==> inputs of 08-04 <==
==> flow/design.v <==
module a23_multiply (
input                       i_clk,
input                       i_rst,           
input                       i_fetch_stall,
input       [31:0]          i_a_in,          
input       [31:0]          i_b_in,          
input       [1:0]           i_function,
input                       i_execute,
output      [31:0]          o_out,
output      [1:0]           o_flags,         
output reg                  o_done           
);
wire        enable;
wire        accumulate;
wire [33:0] multiplier;
wire [33:0] multiplier_bar;
wire [33:0] sum;
wire [33:0] sum34_b;
reg  [5:0]  count;
reg  [5:0]  count_nxt;
reg  [67:0] product;
reg  [67:0] product_nxt;
reg  [1:0]  flags_nxt;
wire [32:0] sum_acc1;            
assign enable         = i_function[0];
assign accumulate     = i_function[1];
assign multiplier     =  { 2'd0, i_a_in} ;
assign multiplier_bar = ~{ 2'd0, i_a_in} + 34'd1 ;
assign sum34_b        =  product[1:0] == 2'b01 ? multiplier     :
                         product[1:0] == 2'b10 ? multiplier_bar :
                                                 34'd0          ;
    assign sum =  product[67:34] + sum34_b;
    assign sum_acc1 = {1'd0, product[32:1]} + {1'd0, i_a_in};
always @*
    begin
    count_nxt           = count;
    product_nxt         = product;
    flags_nxt   = { product[32], product[32:1] == 32'd0 }; 
    if ( count == 6'd0 )
        product_nxt = {33'd0, 1'd0, i_b_in, 1'd0 } ;
    else if ( count <= 6'd33 )
        product_nxt = { sum[33], sum, product[33:1]} ;
    else if ( count == 6'd34 && accumulate )
        begin
        product_nxt         = { product[64:33], sum_acc1[31:0], 1'd0};  
        end
    if (count == 6'd0)   
        count_nxt   = enable ? 6'd1 : 6'd0;
    else if ((count == 6'd34 && !accumulate) ||   
             (count == 6'd35 &&  accumulate)  )   
        count_nxt   = 6'd0;
    else
        count_nxt   = count + 1'd1;
    end
always @ ( posedge i_clk )
    if ( i_rst )
        begin
        count           <= 6'd0;
        o_done          <= 1'd0;
        end
    else if ( !i_fetch_stall )
        begin
        count           <= i_execute ? count_nxt          : count;           
        product         <= i_execute ? product_nxt        : product;        
        o_done          <= i_execute ? count == 6'd31     : o_done;          
        end
assign o_out   = product[32:1]; 
assign o_flags = flags_nxt;
endmodule
module amber_mul (
input                       i_clk,
input                       i_rst,           
input                       i_start,
input                       i_accumulate,    
input       [31:0]          i_a,             
input       [31:0]          i_b,             
input       [31:0]          i_c,             
output                      o_ready,
output                      o_done,
output      [31:0]          o_result,
output      [1:0]           o_flags          
);
reg         busy;
reg         acc_q;
reg  [31:0] a_q;
reg  [31:0] c_q;
reg         done_d1;
reg         done_d2;
reg         done_d3;
wire        mult_done;
wire        take;
wire [31:0] mult_a;
wire [1:0]  mult_function;
assign take          = i_start && !busy;
assign o_ready       = !busy;
assign mult_a        = done_d2 ? c_q : a_q;
assign mult_function = busy ? { acc_q, 1'd0 } : { i_accumulate, take };
always @ ( posedge i_clk )
    if ( take )
        begin
        acc_q <= i_accumulate;
        a_q   <= i_a;
        c_q   <= i_c;
        end
always @ ( posedge i_clk )
    if ( i_rst )
        begin
        busy    <= 1'd0;
        done_d1 <= 1'd0;
        done_d2 <= 1'd0;
        done_d3 <= 1'd0;
        end
    else
        begin
        busy    <= take ? 1'd1 : ( o_done ? 1'd0 : busy );
        done_d1 <= mult_done;
        done_d2 <= done_d1;
        done_d3 <= done_d2 && acc_q;
        end
assign o_done = busy && ( acc_q ? done_d3 : done_d2 );
a23_multiply u_multiply (
    .i_clk          ( i_clk          ),
    .i_rst          ( i_rst          ),
    .i_fetch_stall  ( 1'd0           ),
    .i_a_in         ( mult_a         ),
    .i_b_in         ( i_b            ),
    .i_function     ( mult_function  ),
    .i_execute      ( 1'd1           ),
    .o_out          ( o_result       ),
    .o_flags        ( o_flags        ),
    .o_done         ( mult_done      )
);
endmodule
==> flow/run.sh <==
#!/bin/bash
# the make line also repeats each setting of config.mk as NAME=value (left out here)
make -C /OpenROAD-flow-scripts/flow DESIGN_CONFIG=/design/flow/config.mk WORK_HOME=/design/flow/orfs CLKGATE_MAP_FILE= finish
==> flow/config.mk <==
export PLATFORM = sky130hd
export DESIGN_NAME = amber_mul
export DESIGN_NICKNAME = amber_mul
export VERILOG_FILES = /design/flow/design.v
export SDC_FILE = /design/flow/constraint.sdc
export NUM_CORES = 4
export LEC_CHECK = 0
export ABC_AREA = 0
export CAP_MARGIN = 20
export CORE_MARGIN = 2
export CORE_UTILIZATION = 72
export CTS_CLUSTER_SIZE = 34
export PLACE_DENSITY_LB_ADDON = 0.0
export SETUP_SLACK_MARGIN = 1.58
export SLEW_MARGIN = 20
==> flow/constraint.sdc <==
create_clock -name core_clock -period 5.67 [get_ports {i_clk}]
set_input_delay 1.1340 -clock core_clock [delete_from_list [all_inputs] [get_ports {i_clk}]]
set_output_delay 1.1340 -clock core_clock [all_outputs]
set_load 0.01 [all_outputs]
==> 04-06 (differences from 08-04) <==
ABC_AREA = unset   (was 0)
CORE_UTILIZATION = 60   (was 72)
CTS_CLUSTER_SIZE = unset   (was 34)
PLACE_DENSITY_LB_ADDON = unset   (was 0.0)
SETUP_SLACK_MARGIN = unset   (was 1.58)
==> flow/constraint.sdc (replaced) <==
create_clock -name core_clock -period 2.72 [get_ports {i_clk}]
set_input_delay 0.5440 -clock core_clock [delete_from_list [all_inputs] [get_ports {i_clk}]]
set_output_delay 0.5440 -clock core_clock [all_outputs]
set_load 0.01 [all_outputs]
==> results <==
08-04 finished clean. 04-06 did not get past 5_1_grt. Against 04-06, the die size of 08-04 is lower by about 16%. Synthesized area is the same in 04-06 and 08-04. In synthesized cell count, 04-06 and 08-04 do not differ.

==> inputs of run a <==
// amber_mul: RTL as listed in full above, without the edits since
export LEC_CHECK = 0
export CAP_MARGIN = 20
export CORE_MARGIN = 2
export CORE_UTILIZATION = 71
export CTS_CLUSTER_SIZE = 35
export PLACE_DENSITY = 0.81
export SLEW_MARGIN = 20
create_clock -name core_clock -period 4.63 [get_ports {i_clk}]
run.sh (not shown) runs the stock make flow with config.mk's settings and CLKGATE_MAP_FILE=.
==> run b: changes against run a <==
Settings changed: ABC_AREA set to 1, CORE_UTILIZATION 71 to 72, CTS_CLUSTER_DIAMETER set to 376, CTS_CLUSTER_SIZE 35 to 96, PLACE_DENSITY 0.81 to 0.38.
==> flow/constraint.sdc (replaced) <==
create_clock -name core_clock -period 3.78 [get_ports {i_clk}]
set_input_delay 0.7560 -clock core_clock [delete_from_list [all_inputs] [get_ports {i_clk}]]
set_output_delay 0.7560 -clock core_clock [all_outputs]
set_load 0.01 [all_outputs]
==> summary of the runs <==
Setup slack: run a is higher than run b (150 ps).
Run a finished with setup timing left. Run b completed and failed the layout checks on setup timing.
Of run b and run a, run b has the higher first-iteration DRC count (gap about 60%, measured against run a).
Between run b and run a, the lower synthesized cell count is in run a (gap about 47%, measured against run a).
Worst hold slack: run b is lower than run a (38 ps).
Between run a and run b, the lower sequential power is in run a (gap about 19%, measured against run b).
Count of clock-buffer cells in the layout is the same in run a and run b.
Combinational power: run b is higher than run a (46%).
Of run b and run a, run b has the higher fmax (gap 17%, measured against run a).
In run a the area after synthesis is lower than in run b, by 7.8%.
Wire length: run b is larger than run a (about 15%).
==> figures <==
Final core utilization: run b 0.8916; run a 0.9197
Tally of OpenROAD warnings: run b 32; run a 33
Met1 capacity usage during global routing: run b 0.5605; run a 0.5321
Peak Freq: run b 245.2 MHz; run a 209.2 MHz
GR Layer Usage met3: run b 0.1127; run a 0.08837
Clock network power: run b 1880 uW; run a 1470 uW
DP Cell Count: run b 1801; run a 1328
Num tapcells: run b 188; run a 180
P_seq: run b 2070 uW; run a 1680 uW
Number of nets in the synthesized netlist: run b 1671; run a 1191
Power Dens Cells: run b 462.8 mW/mm2; run a 367.4 mW/mm2
Result of the run: run b failed layout checks; run a failed layout checks
Violated checks: run b setup timing; run a setup timing
DR WL met2: run b 17.28 mm; run a 16.06 mm
Tally of filler cells in the layout: run b 702; run a 542
Sum of negative setup slack: run b -3203 ps; run a -347.9 ps
Floorplan core area: run b 0.01509 mm2; run a 0.01393 mm2
Combinational group power: run b 2280 uW; run a 1560 uW
Buffering overhead: run b 0.1228; run a 0.1534
All-Layer GR Usage: run b 0.4473; run a 0.4212
Switching power as a share of total power: run b 0.3784; run a 0.3396
Number of iterations in the first detailed-routing pass: run b 9; run a 8
Logic gate fraction of the total cell area: run b 0.4528; run a 0.4412

==> inputs of maple <==
RTL: the design.v shown in full above, as it stands there.
clock: 4.44 ns
lec_check: 0
cap_margin: 40
core_margin: 2
core_utilization: 69
place_density: 0.6
slew_margin: 20
==> garnet: changes against maple <==
- CAP_MARGIN: 40 -> 20
- CORE_UTILIZATION: 69 -> 40
- GPL_TIMING_DRIVEN: default -> 0
- PLACE_DENSITY: 0.6 -> default
- PLACE_DENSITY_LB_ADDON: default -> 0.23
- SETUP_SLACK_MARGIN: default -> 0.35
==> flow/constraint.sdc (replaced) <==
create_clock -name core_clock -period 5.0 [get_ports {i_clk}]
set_input_delay 1.0000 -clock core_clock [delete_from_list [all_inputs] [get_ports {i_clk}]]
set_output_delay 1.0000 -clock core_clock [all_outputs]
set_load 0.01 [all_outputs]
==> comparison <==
- maple produced a layout that fails on negative setup slack. garnet finished but fails on negative setup slack.
- Synthesized area is the same in garnet and maple.
- Between maple and garnet, the lower combinational power is in garnet (gap about 10%, measured against garnet).
- Sequential power: garnet is lower than maple (12%).
- Cell area: garnet is higher than maple (2.6%).

==> inputs of trial 67 <==
Starts from the design.v that is shown in full above.
export LEC_CHECK = 0
export CAP_MARGIN = 20
export CORE_MARGIN = 2
export CORE_UTILIZATION = 40
export PLACE_DENSITY = 0.6
export SLEW_MARGIN = 20
create_clock -name core_clock -period 4.85 [get_ports {i_clk}]
==> inputs of build 63, as changes to trial 67 <==
Settings changed: CORE_UTILIZATION 40 to 71, PLACE_DENSITY 0.6 to 0.81.
==> flow/constraint.sdc (replaced) <==
create_clock -name core_clock -period 4.59 [get_ports {i_clk}]
set_input_delay 0.9180 -clock core_clock [delete_from_list [all_inputs] [get_ports {i_clk}]]
set_output_delay 0.9180 -clock core_clock [all_outputs]
set_load 0.01 [all_outputs]
==> inputs of trial 77, as changes to trial 67 <==
Settings changed: CORE_UTILIZATION 40 to 63.
==> results_dict.tcl <==
# yosys + openroad results
set metrics [dict create \
    final_count_of_negative_setup_slack_endpoints 2 \
    max_slew_margin_pct 24.65 \
    fin_crit_sh_pct 104.2 \
    combinationalPower_w 0.00159 \
    worst_r2r_endpoint "u_multiply.product[66]$_SDFFCE_PN0P_" \
    worst_path_largest_cell_delay_ns 0.62 \
    post-place-cells 1331 \
    outcome "failed layout checks" \
    fin_util_pct 91.44 \
    so_faults "setup timing" \
    firstDrtPassIters 8 \
    powerSeq_w 0.00169 \
    first_iter_violations 1675 \
    drt_wl_total_mm 34.33 \
    critPathMaxFanout 9 \
    m1WireLength_mm 11.64 \
    core-area_um2 13930 \
    final_critical_path_setup_slack_ns -0.1913 \
    power.leakage_nw 4.906 \
]
Source of the figures above: build 63

==> results_dict.tcl <==
# yosys + openroad results
set metrics [dict create \
    firstDrtPassIters 7 \
    final_critical_path_setup_slack_ns 0.1608 \
    fin_util_pct 77.71 \
    outcome "finished clean" \
    critPathMaxFanout 12 \
    power.leakage_nw 4.677 \
    powerSeq_w 0.00159 \
    post-place-cells 1336 \
    m1WireLength_mm 12.12 \
    worst_r2r_endpoint "u_multiply.product[65]$_SDFFCE_PN0P_" \
    final_count_of_negative_setup_slack_endpoints 0 \
    core-area_um2 15890 \
    fin_crit_sh_pct 96.68 \
    max_slew_margin_pct 28.41 \
    combinationalPower_w 0.00134 \
    worst_path_largest_cell_delay_ns 0.50 \
    first_iter_violations 880 \
]
Source of the figures above: trial 77

==> results_dict.tcl <==
# yosys + openroad results
set metrics [dict create \
    firstDrtPassIters 5 \
    critPathMaxFanout 24 \
    drt_wl_total_mm 27.67 \
    core-area_um2 25110 \
    fin_util_pct 50.01 \
    first_iter_violations 686 \
    post-place-cells 1448 \
    max_slew_margin_pct 34.32 \
    fin_crit_sh_pct 95.65 \
    multiInputCombCellCount 763 \
    m1WireLength_mm 13.48 \
    worst_r2r_endpoint "u_multiply.product[66]$_SDFFCE_PN0P_" \
    outcome "finished clean" \
    final_count_of_negative_setup_slack_endpoints 0 \
    combinationalPower_w 0.00134 \
    powerSeq_w 0.00159 \
    worst_path_largest_cell_delay_ns 0.60 \
]
Source of the figures above: trial 67


==> 04-20: inputs <==
// amber_mul: RTL as listed in full above, without the edits since
clock: 4.63 ns
lec_check: 0
cap_margin: 20
core_margin: 2
core_utilization: 72
cts_cluster_diameter: 191
cts_cluster_size: 35
place_density: 0.81
slew_margin: 20
==> inputs of 02-18, as changes to 04-20 <==
ABC_AREA = 0   (was default)
CORE_ASPECT_RATIO = 0.5   (was default)
CTS_CLUSTER_DIAMETER = 397   (was 191)
CTS_CLUSTER_SIZE = 99   (was 35)
PLACE_DENSITY = 0.6   (was 0.81)
SETUP_SLACK_MARGIN = 0.34   (was default)
==> flow/constraint.sdc (replaced) <==
create_clock -name core_clock -period 1.34 [get_ports {i_clk}]
set_input_delay 0.2680 -clock core_clock [delete_from_list [all_inputs] [get_ports {i_clk}]]
set_output_delay 0.2680 -clock core_clock [all_outputs]
set_load 0.01 [all_outputs]
==> results.ini <==
[floorplanning]
rows=30
die-area_sq_mm=0.0152
initCoreUtil_pct=74.5
die_width_um=172
fp.dieH_um=88.2
coreArea_sq_mm=0.0137
ioPinCount=136

[synthesis]
yosys_area_sq_mm=0.0102
syn_avg_cell_area_sq_um=10.0
mux_area_share_pct=4.19
yosys_warnings=2
xor_share_pct=6.61

[outcome]
lastStage=3_5_place_dp
error=[ERROR DPL-0038] Utilization greater than 100%, impossible to legalize
outcome=aborted with a tool error

[place]
gp_congestion=0.994

[end of results for 02-18]
==> results.ini <==
[floorplanning]
die_width_um=123
ioPinCount=136
fp.dieH_um=123
die-area_sq_mm=0.0151
coreArea_sq_mm=0.0139
rows=43
initCoreUtil_pct=73.5

[sta]
final-setup-viol-count=6
setup_slack_ns=-0.359

[synthesis]
yosys_warnings=2
yosys_area_sq_mm=0.0102
syn_avg_cell_area_sq_um=10.0
xor_share_pct=6.61

[place]
gp_congestion=0.956

[critical_path]
worstSetupEndpointType=flop

[outcome]
outcome=failed layout checks
so_faults=negative setup slack

[end of results for 04-20]

==> run D <==
// amber_mul: RTL as listed in full above, without the edits since
==> flow/config.mk <==
export PLATFORM = sky130hd
export DESIGN_NAME = amber_mul
export DESIGN_NICKNAME = amber_mul
export VERILOG_FILES = /design/flow/design.v
export SDC_FILE = /design/flow/constraint.sdc
export NUM_CORES = 4
export LEC_CHECK = 0
export ABC_AREA = 1
export CAP_MARGIN = 20
export CORE_MARGIN = 2
export CORE_UTILIZATION = 72
export CTS_CLUSTER_DIAMETER = 397
export CTS_CLUSTER_SIZE = 99
export PLACE_DENSITY = 0.6
export SETUP_SLACK_MARGIN = 0.34
export SLEW_MARGIN = 20
==> flow/constraint.sdc <==
create_clock -name core_clock -period 1.41 [get_ports {i_clk}]
set_input_delay 0.2820 -clock core_clock [delete_from_list [all_inputs] [get_ports {i_clk}]]
set_output_delay 0.2820 -clock core_clock [all_outputs]
set_load 0.01 [all_outputs]
==> run P: changes against run D <==
CTS_CLUSTER_DIAMETER = unset   (was 397)
CTS_CLUSTER_SIZE = unset   (was 99)
MAX_ROUTING_LAYER = met4   (was unset)
PLACE_DENSITY = unset   (was 0.6)
PLACE_DENSITY_LB_ADDON = 0.02   (was unset)
SETUP_SLACK_MARGIN = 0.85   (was 0.34)
==> flow/constraint.sdc (replaced) <==
create_clock -name core_clock -period 2.88 [get_ports {i_clk}]
set_input_delay 0.5760 -clock core_clock [delete_from_list [all_inputs] [get_ports {i_clk}]]
set_output_delay 0.5760 -clock core_clock [all_outputs]
set_load 0.01 [all_outputs]
==> run C: changes against run D <==
ABC_AREA = unset   (was 1)
CORE_UTILIZATION = 66   (was 72)
CTS_CLUSTER_DIAMETER = unset   (was 397)
CTS_CLUSTER_SIZE = unset   (was 99)
SETUP_SLACK_MARGIN = unset   (was 0.34)
==> flow/constraint.sdc (replaced) <==
create_clock -name core_clock -period 4.07 [get_ports {i_clk}]
set_input_delay 0.8140 -clock core_clock [delete_from_list [all_inputs] [get_ports {i_clk}]]
set_output_delay 0.8140 -clock core_clock [all_outputs]
set_load 0.01 [all_outputs]
==> comparison table <==
metric                                                                                run D                      run C                     run P
FA/HA/MAJ Cells, Area Fraction                                                       0.0816                     0.0885                    0.0816
Most frequent cell after synthesis                                 sky130_fd_sc_hd__nand2_1  sky130_fd_sc_hd__edfxtp_1  sky130_fd_sc_hd__nand2_1
Placement-stage worst setup slack                                                         -                  -0.442 ns                 -0.872 ns
Simple logic cell fraction of the synthesized area                                    0.300                      0.141                     0.300
Fraction of the mapped netlist area in compound gates                                 0.127                      0.195                     0.127
Height of the die                                                                    128 µm                     128 µm                    128 µm
Syn Nets                                                                              1,671                      1,191                     1,671
Count of unique library cells instantiated by Yosys                                      51                         74                        51
Yosys xor share                                                                      0.0190                     0.0661                    0.0190
Die area                                                                         16,400 µm²                 16,500 µm²                16,400 µm²
DP Area                                                                                   -                 12,500 µm²                14,100 µm²
Mux cell area share after synthesis                                                0.000904                     0.0419                  0.000904
Placeable core area                                                              15,100 µm²                 15,100 µm²                15,100 µm²
Fraction of synthesized cell area taken by the top area cell type                     0.358                      0.388                     0.358
Run status                                                           stopped before the end   finished with violations    stopped before the end
Stage where the flow stopped                                                   3_5_place_dp                          -                   4_1_cts
Reasons for failing layout checks                                                         -               setup timing                         -
Post-Syn Area per Cell                                                             7.38 µm²                   10.0 µm²                  7.38 µm²
Dpl cells                                                                                 -                      1,412                     1,942
Register area share after synthesis                                                   0.378                      0.410                     0.378
Global placer's final weighted congestion                                              1.10                      0.964                      1.01
Initial core utilization                                                              0.733                      0.674                     0.733
Netlist area before placement                                                    11,100 µm²                 10,200 µm²                11,100 µm²
Sum of net half-perimeters after detailed placement                                       -                  21,300 µm                 33,700 µm
Cell count after synthesis                                                            1,500                      1,020                     1,500
No activity file was given, so power comes from the tool's default toggle rates.
